==> trial 90: inputs <==
Design mips_cpu, start of the top module:
module mips_cpu
  (
    input clk,
    input rst,
    output [31:0] imem_addr,
    input [31:0] imem_data,
    output [31:0] dmem_addr,
    output [31:0] dmem_wdata,
    output dmem_we,
    output dmem_re,
    input [31:0] dmem_rdata
  );
wire [31:0] PC;
wire [31:0] Instruction;
wire [31:0] PC1;
wire [31:0] Instruction1;
wire WB_enable;
wire [3:0] Ex_cmd;
wire [31:0] Mux_1_res;
wire [4:0] Destination;
wire [31:0] Reg1;
wire [31:0] Reg2;
wire Mem_read;
wire Mem_write;
wire [31:0] PC2;
wire [31:0] PC3;
wire write_back_enable_id_reg_out;
wire [3:0] ex_cmd_id_reg_out;
wire [1:0] branch_type_id_reg_out;
wire mem_write_id_reg_out;
wire mem_Read_id_reg_out;
wire [31:0] val1_id_reg_out;
wire [31:0] reg2_id_reg_out;
wire [31:0] val2_id_reg_out;
wire [4:0] dst_id_reg_out;
wire [31:0] PC4;
wire [31:0] ALU_result1;
wire [31:0] Br_Addr;
wire Br_taken;
wire [4:0] dest_out;
wire [31:0] val_src2_out;
wire WB_EN_out;
wire MEM_Write_out;
wire MEM_Read_out;
wire WB_EN_out2;
wire MEM_Write_out2;
wire MEM_Read_out2;
wire [31:0] PC5;
wire [31:0] ALU_result2;
wire [31:0] ST_val;
wire [4:0] Destination2;
wire WB_EN_out3;
wire [31:0] PC6;
wire MEM_Read_out3;
wire [31:0] ALU_result3;
wire [31:0] MEM_read_value;
wire [4:0] Destination3;
wire [31:0] PC7;
wire WB_EN_out4;
wire MEM_Read_out4;
wire [31:0] ALU_result4;
wire [31:0] MEM_read_value2;
wire [4:0] Destination4;
wire WB_EN_out5;
wire [31:0] write_val2;
wire [4:0] Destination5;
wire [31:0] PC8;
wire [1:0] Branch_type;
wire Hazard_detected_signal;
wire is_two_source;
wire[1:0] val1_sel;
wire[1:0] val2_sel;
wire[1:0] ST_val_sel;
wire is_two_source1;
wire is_two_source2;
wire [4:0] src1_1;
wire [4:0] src2_1;
wire [4:0] src1_2;
  ...
clock: 4.35 ns
lec_check: 0
cap_margin: 20
core_margin: 2
core_utilization: 72
cts_cluster_diameter: 364
cts_cluster_size: 31
slew_margin: 20
run.sh (not shown) runs the stock make flow with config.mk's settings and CLKGATE_MAP_FILE=.
==> build 39: changes against trial 90 <==
CELL_PAD_IN_SITES_DETAIL_PLACEMENT = 0   (was not set)
CELL_PAD_IN_SITES_GLOBAL_PLACEMENT = 3   (was not set)
CORE_MARGIN = 10   (was 2)
CORE_UTILIZATION = 37   (was 72)
CTS_CLUSTER_DIAMETER = 45   (was 364)
GPL_TIMING_DRIVEN = 1   (was not set)
HOLD_SLACK_MARGIN = 0.05   (was not set)
MAX_ROUTING_LAYER = met4   (was not set)
MIN_ROUTING_LAYER = met2   (was not set)
PLACE_DENSITY = 0.55   (was not set)
==> flow/constraint.sdc (replaced) <==
create_clock -name core_clock -period 10.0 [get_ports {clk}]
set_input_delay 2.0000 -clock core_clock [delete_from_list [all_inputs] [get_ports {clk}]]
set_output_delay 2.0000 -clock core_clock [all_outputs]
set_load 0.01 [all_outputs]
==> comparison <==
Build 39 stopped in global routing (5_1_grt) with GRT-0116. Trial 90 aborted during global routing (5_1_grt) on GRT-0232. In synthesized cell count, trial 90 and build 39 do not differ. Area after synthesis is the same in build 39 and trial 90. Against build 39, the die area of trial 90 is lower by 52%.


==> build 90: inputs <==
Starting RTL as in the previous note.
clock: 9.99 ns
lec_check: 0
abc_area: 0
cap_margin: 20
cell_pad_in_sites_detail_placement: 1
cell_pad_in_sites_global_placement: 2
core_margin: 2
core_utilization: 71
hold_slack_margin: 0.04
max_routing_layer: met4
min_routing_layer: met2
place_density_lb_addon: 0.07
slew_margin: 20
==> inputs of trial 49, as changes to build 90 <==
- CAP_MARGIN: 20 -> 35
- CELL_PAD_IN_SITES_GLOBAL_PLACEMENT: 2 -> 1
- CORE_UTILIZATION: 71 -> 41
- HOLD_SLACK_MARGIN: 0.04 -> default
- PLACE_DENSITY_LB_ADDON: 0.07 -> 0.03
- TNS_END_PERCENT: default -> 55
==> flow/constraint.sdc (replaced) <==
create_clock -name core_clock -period 12.1 [get_ports {clk}]
set_input_delay 2.4200 -clock core_clock [delete_from_list [all_inputs] [get_ports {clk}]]
set_output_delay 2.4200 -clock core_clock [all_outputs]
set_load 0.01 [all_outputs]
==> inputs of build 33, as changes to build 90 <==
- ABC_AREA: 0 -> default
- CELL_PAD_IN_SITES_DETAIL_PLACEMENT: 1 -> default
- CELL_PAD_IN_SITES_GLOBAL_PLACEMENT: 2 -> default
- CORE_UTILIZATION: 71 -> 72
- CTS_CLUSTER_SIZE: default -> 48
- HOLD_SLACK_MARGIN: 0.04 -> default
- MAX_ROUTING_LAYER: met4 -> default
- MIN_ROUTING_LAYER: met2 -> default
- PLACE_DENSITY_LB_ADDON: 0.07 -> 0.0
==> flow/constraint.sdc (replaced) <==
create_clock -name core_clock -period 4.35 [get_ports {clk}]
set_input_delay 0.8700 -clock core_clock [delete_from_list [all_inputs] [get_ports {clk}]]
set_output_delay 0.8700 -clock core_clock [all_outputs]
set_load 0.01 [all_outputs]
==> flow_summary.yaml <==
# physical design summary
floorplan:
  core_area_um2: 187000
  initial_core_util: 0.412
  die_h_um: 438
  num_rows: 159
  die_area_um2: 192000
synth:
  top_logic_kind: "AND-OR/OR-AND gates"
status:
  error: "[ERROR GRT-0116] Global routing finished with congestion. Check the congestion regions in the DRC Viewer."
  status: "did not finish"
  lastStage: "5_1_grt"
-- figures above: trial 49

==> flow_summary.yaml <==
# physical design summary
status:
  status: "did not finish"
  lastStage: "3_1_place_gp_skip_io"
  error: "[ERROR FLW-0024] Place density exceeds 1.0 (current PLACE_DENSITY_LB_ADDON =  0.07). Please check if the value of  PLACE_DENSITY_LB_ADDON is between 0 and 0.99."
floorplan:
  core_area_um2: 107000
  die_h_um: 334
  initial_core_util: 0.718
  num_rows: 120
synth:
  top_logic_kind: "AND-OR/OR-AND gates"
  common_cells: "dfrtn_1, nor2_1, a21oi_1"
-- figures above: build 90

==> flow_summary.yaml <==
# physical design summary
synth:
  top_logic_kind: "AND-OR/OR-AND gates"
  flop_cell: "dfrtn_1"
floorplan:
  initial_core_util: 0.724
  num_rows: 120
  die_area_um2: 110000
  core_area_um2: 107000
  die_h_um: 331
status:
  lastStage: "5_1_grt"
  error: "[ERROR GRT-0232] Routing congestion too high. Check the congestion heatmap in the GUI."
  status: "did not finish"
place:
  hpwl_um: 235000
-- figures above: build 33

